## calc
module calc(
    input clk,  
    input rst_n,  
    input [7:0] num,
    input [2:0] op,
    input start,
    output reg [15:0] result,
    output reg [15:0] display_val,  
    output [2:0] led_op,  
    output reg stop
);
Size in the first run: ~5500 cells after synthesis, roughly 87 flip-flops, roughly 50 I/O pins, roughly 0.034 mm² of cells after synthesis.
Settings: LEC_CHECK=0, ABC_AREA=1, CAP_MARGIN=15, CELL_PAD_IN_SITES_GLOBAL_PLACEMENT=0, CORE_MARGIN=2, CORE_UTILIZATION=72, CTS_CLUSTER_DIAMETER=248, GPL_ROUTABILITY_DRIVEN=1, GPL_TIMING_DRIVEN=1, HOLD_SLACK_MARGIN=0.28, MIN_ROUTING_LAYER=met1, PLACE_DENSITY=0.62, SETUP_SLACK_MARGIN=-1.07, SLEW_MARGIN=40, TNS_END_PERCENT=95; clock period 35.5 ns.
run.sh (not shown) runs the stock make flow with config.mk's settings and CLKGATE_MAP_FILE=.
The starting point failed in global routing (GRT-0116).
Rerun with:
ABC_AREA = default   (was 1)
CAP_MARGIN = 20   (was 15)
CELL_PAD_IN_SITES_GLOBAL_PLACEMENT = default   (was 0)
CORE_UTILIZATION = 20   (was 72)
CTS_CLUSTER_DIAMETER = default   (was 248)
GPL_ROUTABILITY_DRIVEN = default   (was 1)
GPL_TIMING_DRIVEN = default   (was 1)
HOLD_SLACK_MARGIN = default   (was 0.28)
MIN_ROUTING_LAYER = default   (was met1)
PLACE_DENSITY = 0.6   (was 0.62)
SETUP_SLACK_MARGIN = default   (was -1.07)
SLEW_MARGIN = 20   (was 40)
TNS_END_PERCENT = default   (was 95)
clock period = 56.7 ns   (was 35.5 ns; I/O delays follow)
What happened: The changed run completed without violations. Synthesized area went down by 3.4%. Die size went up to 3.4 times its value. Synthesized cell count went down by 17%.
Rerun with:
CORE_UTILIZATION = 68   (was 20)
CTS_CLUSTER_SIZE = 28   (was default)
clock period = 44.6 ns   (was 56.7 ns; I/O delays follow)
Effect:
- With this change the flow stopped in global routing, error GRT-0116
- area after synthesis does not change
- die size goes down by 70%
- synthesized cell count stays the same
Rerun with:
CORE_UTILIZATION = 40   (was 68)
CTS_CLUSTER_SIZE = default   (was 28)
clock period = 55.0 ns   (was 44.6 ns; I/O delays follow)
Outcome: Now the flow finished clean. Area after synthesis stays the same. Synthesized cell count does not change. Die size rose by 69%.
Rerun with:
ABC_AREA = 1   (was default)
CTS_CLUSTER_DIAMETER = 386   (was default)
CTS_CLUSTER_SIZE = 29   (was default)
PLACE_DENSITY = default   (was 0.6)
SLEW_MARGIN = 0   (was 20)
After rerunning: Die area increases by about 3.4%. Global-route usage fell by 1.7 points. Worst setup slack gains 2000 ps. Routed wire length came out lower by 4.5%. Non-clock buffer count fell by 265. Count of clock-buffer cells in the layout stays the same. Utilization came out lower by 4.0 points. Synthesized cell count climbs by about 20%.
Rerun with:
ABC_AREA = default   (was 1)
CORE_ASPECT_RATIO = 0.5   (was default)
CTS_CLUSTER_DIAMETER = default   (was 386)
CTS_CLUSTER_SIZE = default   (was 29)
HOLD_SLACK_MARGIN = 0.3   (was default)
PLACE_DENSITY = 0.6   (was default)
SETUP_SLACK_MARGIN = -2.0   (was default)
SLEW_MARGIN = 20   (was 0)
TNS_END_PERCENT = 5   (was default)
=>
- first-iteration DRC count goes up by 35%
- final cell count goes down by 11%
- global-route usage goes up by 2.9 points
- design area goes up by 2.8%
- worst hold slack hardly moves

* * *

calc again, from the RTL that the note above started with.
clock: 55.0 ns
lec_check: 0
cap_margin: 20
core_aspect_ratio: 0.5
core_margin: 2
core_utilization: 40
hold_slack_margin: 0.29
place_density: 0.6
setup_slack_margin: -2.0
slew_margin: 20
tns_end_percent: 5
Next try:
==> flow/config.mk (replaced) <==
export PLATFORM = sky130hd
export DESIGN_NAME = calc
export DESIGN_NICKNAME = calc
export VERILOG_FILES = /design/flow/design.v
export SDC_FILE = /design/flow/constraint.sdc
export NUM_CORES = 4
export LEC_CHECK = 0
export CAP_MARGIN = 20
export CORE_MARGIN = 2
export CORE_UTILIZATION = 61
export MAX_ROUTING_LAYER = met4
export PLACE_DENSITY = 0.6
export SETUP_SLACK_MARGIN = 5.0
export SLEW_MARGIN = 20
The changed run produced a clean layout.
Maximum frequency grows by 8.4%.
Clock-buffer cell count goes down by 2.
Sequential cell count stays the same.
Utilization came out higher by 27 points.

* * *

Setup of violet:
Starting RTL as in the previous note.
Settings: LEC_CHECK=0, CAP_MARGIN=20, CORE_MARGIN=2, CORE_UTILIZATION=70, CTS_CLUSTER_SIZE=80, HOLD_SLACK_MARGIN=-0.1, SETUP_SLACK_MARGIN=5.0, SLEW_MARGIN=20; clock period 47.8 ns.
violet: flow complete, layout not clean; failing: capacitance limit, slew limit, setup timing
### violet -> nickel
-- flow/config.mk --
<<< violet, line 10
export CORE_UTILIZATION = 70
export CTS_CLUSTER_SIZE = 80
export HOLD_SLACK_MARGIN = -0.1
export SETUP_SLACK_MARGIN = 5.0
export SLEW_MARGIN = 20
>>> nickel, line 10
export CORE_UTILIZATION = 70
export HOLD_SLACK_MARGIN = -0.09
export PLACE_DENSITY = 0.6
export SLEW_MARGIN = 20
==> flow/constraint.sdc <==
create_clock -name core_clock -period 32.1 [get_ports {clk}]
set_input_delay 6.4200 -clock core_clock [delete_from_list [all_inputs] [get_ports {clk}]]
set_output_delay 6.4200 -clock core_clock [all_outputs]
set_load 0.01 [all_outputs]
==> results <==
nickel never completed; the flow aborted with a tool error in clock tree synthesis.
Fraction of synthesized area in multiplexers across violet and nickel: no real change.
Going from violet to nickel, the final HPWL from detailed placement was found to have gone up by 40 mm.
Re chip height: no difference whatsoever between nickel and violet.
From violet to nickel the numbers moved as follows: worst setup slack after placement shows a reduction of 18.40 ns; area of placed instances shows an increase of about 25%.
The inputs of yarrow differ from those of nickel as listed below.
-- flow/config.mk --
<<< nickel, line 10
export CORE_UTILIZATION = 70
export HOLD_SLACK_MARGIN = -0.09
export PLACE_DENSITY = 0.6
export SLEW_MARGIN = 20
>>> yarrow, line 10
export CORE_UTILIZATION = 70
export CTS_CLUSTER_SIZE = 75
export SETUP_SLACK_MARGIN = 2.61
export SLEW_MARGIN = 20
==> flow/constraint.sdc <==
create_clock -name core_clock -period 47.8 [get_ports {clk}]
set_input_delay 9.5600 -clock core_clock [delete_from_list [all_inputs] [get_ports {clk}]]
set_output_delay 9.5600 -clock core_clock [all_outputs]
set_load 0.01 [all_outputs]
### Flow results
- Changes observed in yarrow relative to nickel: synthesis area per yosys saw little to no change; synthesized cell count saw little to no change; number of placed cells counting well taps saw a decrease; overall chip area saw little to no change.
- In terms of fraction of registers with async set/reset, yarrow and nickel differ only marginally.
- To summarise yarrow: no stage aborted, but the layout did not pass its checks, failing on capacitance limit, slew limit, setup timing.
- From nickel to yarrow the numbers moved as follows: worst-case setup slack after placement grew by 18.40 ns, area after detailed placement shows a reduction of 8700 um2, routability congestion estimate from global placement flat, cell row count has remained practically unchanged.
The inputs of raven differ from those of yarrow as listed below.
-- flow/config.mk --
<<< yarrow, line 10
export CORE_UTILIZATION = 70
export CTS_CLUSTER_SIZE = 75
export SETUP_SLACK_MARGIN = 2.61
export SLEW_MARGIN = 20
>>> raven, line 10
export CORE_UTILIZATION = 70
export CTS_CLUSTER_SIZE = 34
export SETUP_SLACK_MARGIN = -0.99
export SLEW_MARGIN = 20
==> flow/constraint.sdc <==
create_clock -name core_clock -period 16.7 [get_ports {clk}]
set_input_delay 3.3400 -clock core_clock [delete_from_list [all_inputs] [get_ports {clk}]]
set_output_delay 3.3400 -clock core_clock [all_outputs]
set_load 0.01 [all_outputs]
Results
Between yarrow and raven, the difference in area after synthesis is negligible. From yarrow to raven, number of primary I/O pins did not move at all. From yarrow to raven, area of the die did not move at all. Starting density of the core: yarrow vs raven identical. Among yarrow and raven, the run that stopped before the end is raven, and it is the only one. Nothing crashed in yarrow and all stages finished; the problem is that the final layout failed, the offending checks being capacitance limit, slew limit, setup timing. As the logs show, raven stopped at detailed placement after a tool error, so it never reached the end of the flow. As far as instance tally after logic synthesis goes, yarrow and raven are indistinguishable; the numbers are identical. Reported for yarrow and raven, adder and majority gate portion of the synthesized area turned out identical to the last digit. Count of port buffers added during placement delta (raven -> yarrow): insignificant. Routability-driven placement congestion ratio: yarrow and raven compared, lower one is yarrow.

* * *

east:
calc again, from the RTL that the note above started with.
make LEC_CHECK=0 CAP_MARGIN=20 CORE_MARGIN=2 CORE_UTILIZATION=72 CTS_CLUSTER_SIZE=10 HOLD_SLACK_MARGIN=-0.09 PLACE_DENSITY_LB_ADDON=0.24 SLEW_MARGIN=20 finish   # period 32.1 ns
As the logs show, east stopped at detailed placement (3_5_place_dp) after a tool error, so it never reached the end of the flow.
Inputs modified between east and south:
- PLACE_DENSITY: unset -> 0.42
- PLACE_DENSITY_LB_ADDON: 0.24 -> unset
- HOLD_SLACK_MARGIN: -0.09 -> unset
- ABC_AREA: unset -> 1
- TNS_END_PERCENT: unset -> 15
- CTS_CLUSTER_SIZE: 10 -> unset
- the clock period (ns, I/O delays scaled along): 32.1 -> 48.4
[summary]
south vs east: number of cells in Yosys stat up by more than 10%. Die size in south is about 3.4% higher than in east. south reached the end of the flow, and the finished layout is clean on the timing, design-rule and antenna checks. south vs east — initial core utilization dropped 0.62 points. Lower sequential fraction of the synthesis area was reported by south, not east. The lower proportion of synthesized area in mux cells came out of south. Compared with east, south shows area of the synthesized netlist per yosys stat that has gone up by a few percent. As of south, number of library cell types mapped by synthesis had fallen by more than a quarter compared to east.

* * *

calc again, from the RTL that the note above started with.
clock: 18.7 ns
lec_check: 0
cap_margin: 20
core_margin: 2
core_utilization: 70
cts_cluster_diameter: 28
cts_cluster_size: 34
setup_slack_margin: 4.94
slew_margin: 20
The first run died in 4_1_cts, error DPL-0038.
Change:
--- a/flow/config.mk
+++ b/flow/config.mk
@@ -10,4 +10,2 @@
-export CORE_UTILIZATION = 70
-export CTS_CLUSTER_DIAMETER = 28
-export CTS_CLUSTER_SIZE = 34
-export SETUP_SLACK_MARGIN = 4.94
+export CORE_UTILIZATION = 17
+export PLACE_DENSITY = 0.6
==> flow/constraint.sdc (replaced) <==
create_clock -name core_clock -period 52.6 [get_ports {clk}]
set_input_delay 10.5200 -clock core_clock [delete_from_list [all_inputs] [get_ports {clk}]]
set_output_delay 10.5200 -clock core_clock [all_outputs]
set_load 0.01 [all_outputs]
The new run went through all stages and came out clean.
Synthesized cell count is unchanged.
Die size rises to 4.0 times its value.
Synthesized area is unchanged.
Change:
--- a/flow/config.mk
+++ b/flow/config.mk
@@ -10,2 +10 @@
-export CORE_UTILIZATION = 17
-export PLACE_DENSITY = 0.6
+export CORE_UTILIZATION = 59
==> flow/constraint.sdc (replaced) <==
create_clock -name core_clock -period 29.2 [get_ports {clk}]
set_input_delay 5.8400 -clock core_clock [delete_from_list [all_inputs] [get_ports {clk}]]
set_output_delay 5.8400 -clock core_clock [all_outputs]
set_load 0.01 [all_outputs]
=>
- The changed run died in 5_1_grt
- area after synthesis does not change
- die area went down by 71%
- synthesized cell count does not change
Change:
--- a/flow/config.mk
+++ b/flow/config.mk
@@ -8 +8 @@
-export CAP_MARGIN = 20
+export CAP_MARGIN = 40
@@ -10 +10,2 @@
-export CORE_UTILIZATION = 59
+export CORE_UTILIZATION = 40
+export HOLD_SLACK_MARGIN = 0.14
==> flow/constraint.sdc (replaced) <==
create_clock -name core_clock -period 55.0 [get_ports {clk}]
set_input_delay 11.0000 -clock core_clock [delete_from_list [all_inputs] [get_ports {clk}]]
set_output_delay 11.0000 -clock core_clock [all_outputs]
set_load 0.01 [all_outputs]
After rerunning: This time the run passed the timing, design-rule and antenna checks; synthesized area does not change; die size increases by 47%; synthesized cell count does not change.
Change:
--- a/flow/config.mk
+++ b/flow/config.mk
@@ -8 +8,2 @@
-export CAP_MARGIN = 40
+export CAP_MARGIN = 20
+export CORE_ASPECT_RATIO = 1.78
@@ -10,2 +11,3 @@
-export CORE_UTILIZATION = 40
-export HOLD_SLACK_MARGIN = 0.14
+export CORE_UTILIZATION = 61
+export PLACE_DENSITY = 0.6
+export SETUP_SLACK_MARGIN = -2.0
- non-clock buffer count went down by 85
- final area went down by about 4.3%
- critical path depth went down by 9
- setup slack is worse by 2.0 ns
- via count went up by about 5.5%
Change:
--- a/flow/config.mk
+++ b/flow/config.mk
@@ -7,0 +8 @@
+export ABC_AREA = 0
@@ -9 +9,0 @@
-export CORE_ASPECT_RATIO = 1.78
@@ -11,4 +11,5 @@
-export CORE_UTILIZATION = 61
-export PLACE_DENSITY = 0.6
-export SETUP_SLACK_MARGIN = -2.0
-export SLEW_MARGIN = 20
+export CORE_UTILIZATION = 41
+export CTS_CLUSTER_DIAMETER = 179
+export CTS_CLUSTER_SIZE = 100
+export SLEW_MARGIN = 0
+export TNS_END_PERCENT = 5
Register-to-register slack is better by 2.2 ns.
Synthesized cell count stays the same.
Worst setup slack improves by 2.2 ns.
Area after synthesis is unchanged.
Clock-buffer cell count does not change.
Cell count grows by 7.2%.
